==> inputs of job 4436 <==
## Cfu
module Cfu (
    input               cmd_valid,
    output              cmd_ready,
    input      [9:0]    cmd_payload_function_id,
    input      [31:0]   cmd_payload_inputs_0,
    input      [31:0]   cmd_payload_inputs_1,
    output reg          rsp_valid,
    input               rsp_ready,
    output reg [31:0]   rsp_payload_outputs_0,
    input               reset,
    input               clk
);
==> flow/config.mk <==
export PLATFORM = sky130hd
export DESIGN_NAME = Cfu
export DESIGN_NICKNAME = Cfu
export VERILOG_FILES = /design/flow/design.v
export SDC_FILE = /design/flow/constraint.sdc
export NUM_CORES = 4
export LEC_CHECK = 0
export CAP_MARGIN = 20
export CORE_MARGIN = 2
export CORE_UTILIZATION = 71
export CTS_CLUSTER_SIZE = 22
export HOLD_SLACK_MARGIN = -0.05
export MAX_ROUTING_LAYER = met4
export MIN_ROUTING_LAYER = met1
export SETUP_SLACK_MARGIN = -1.22
export SLEW_MARGIN = 20
==> flow/constraint.sdc <==
create_clock -name core_clock -period 12.3 [get_ports {clk}]
set_input_delay 2.4600 -clock core_clock [delete_from_list [all_inputs] [get_ports {clk}]]
set_output_delay 2.4600 -clock core_clock [all_outputs]
set_load 0.01 [all_outputs]
run.sh (not shown) runs the stock make flow with config.mk's settings and CLKGATE_MAP_FILE=.
==> inputs of job 9299, as changes to job 4436 <==
ABC_AREA = 1   (was default)
CAP_MARGIN = 30   (was 20)
CELL_PAD_IN_SITES_DETAIL_PLACEMENT = 0   (was default)
CELL_PAD_IN_SITES_GLOBAL_PLACEMENT = 2   (was default)
CORE_UTILIZATION = 46   (was 71)
CTS_CLUSTER_SIZE = 25   (was 22)
GPL_TIMING_DRIVEN = 0   (was default)
HOLD_SLACK_MARGIN = default   (was -0.05)
MIN_ROUTING_LAYER = met2   (was met1)
PLACE_DENSITY = 0.79   (was default)
SETUP_SLACK_MARGIN = -0.0   (was -1.22)
==> flow/constraint.sdc (replaced) <==
create_clock -name core_clock -period 16.3 [get_ports {clk}]
set_input_delay 3.2600 -clock core_clock [delete_from_list [all_inputs] [get_ports {clk}]]
set_output_delay 3.2600 -clock core_clock [all_outputs]
set_load 0.01 [all_outputs]
==> inputs of job 1894, as changes to job 4436 <==
CORE_UTILIZATION = 72   (was 71)
CTS_CLUSTER_SIZE = 10   (was 22)
HOLD_SLACK_MARGIN = default   (was -0.05)
MAX_ROUTING_LAYER = default   (was met4)
MIN_ROUTING_LAYER = default   (was met1)
SETUP_SLACK_MARGIN = default   (was -1.22)
==> flow/constraint.sdc (replaced) <==
create_clock -name core_clock -period 7.8 [get_ports {clk}]
set_input_delay 1.5600 -clock core_clock [delete_from_list [all_inputs] [get_ports {clk}]]
set_output_delay 1.5600 -clock core_clock [all_outputs]
set_load 0.01 [all_outputs]
==> inputs of job 2582, as changes to job 4436 <==
CAP_MARGIN = 30   (was 20)
CELL_PAD_IN_SITES_DETAIL_PLACEMENT = 2   (was default)
CORE_UTILIZATION = 46   (was 71)
GPL_TIMING_DRIVEN = 0   (was default)
MAX_ROUTING_LAYER = default   (was met4)
PLACE_DENSITY = 0.44   (was default)
SETUP_SLACK_MARGIN = 1.86   (was -1.22)
==> flow/constraint.sdc (replaced) <==
create_clock -name core_clock -period 18.0 [get_ports {clk}]
set_input_delay 3.6000 -clock core_clock [delete_from_list [all_inputs] [get_ports {clk}]]
set_output_delay 3.6000 -clock core_clock [all_outputs]
set_load 0.01 [all_outputs]
==> results <==
quantity                                                                      job 9299                  job 2582                  job 1894                  job 4436
Outcome                                                         stopped before the end    stopped before the end    stopped before the end    stopped before the end
Last stage reached                                            global routing (5_1_grt)  global routing (5_1_grt)  global routing (5_1_grt)  global routing (5_1_grt)
Yosys top cell area share                                                        36.3%                     38.0%                     38.0%                     38.0%
Mapped cell area                                                             99900 um2                 95400 um2                 95400 um2                 95400 um2
Area share of and-or/or-and cells after synthesis                                7.78%                     9.66%                     9.66%                     9.66%
Post-cts sizing count                                                              569                       696                       436                       222
Number of cell rows                                                                171                       167                       133                       134
Chip Area                                                                   221000 um2                211000 um2                135000 um2                137000 um2
Number of distinct library cells after synthesis                                    68                        97                        97                        97
XOR Share, Synth                                                                 2.19%                     6.49%                     6.49%                     6.49%
Average cell area after synthesis                                             7.31 um2                  8.48 um2                  8.48 um2                  8.48 um2
Floorplan Core Area                                                         217000 um2                207000 um2                131000 um2                133000 um2
HPWL after DPL                                                                  383 mm                    455 mm                    347 mm                    342 mm
Die boundary width                                                              470 um                    459 um                    368 um                    371 um
TritonCTS Buffers                                                                   36                        38                        36                        36
Area fraction in full adders, half adders and majority gates                     48.6%                     50.9%                     50.9%                     50.9%
Core Density at Floorplan                                                        46.1%                     46.2%                     72.6%                     71.5%
IO buf count                                                                       107                       106                       108                       108
Routability cong.                                                                 1.35                      1.03                      1.28                      1.27
Post-detailed-placement cell area                                           106000 um2                102000 um2                117000 um2                116000 um2
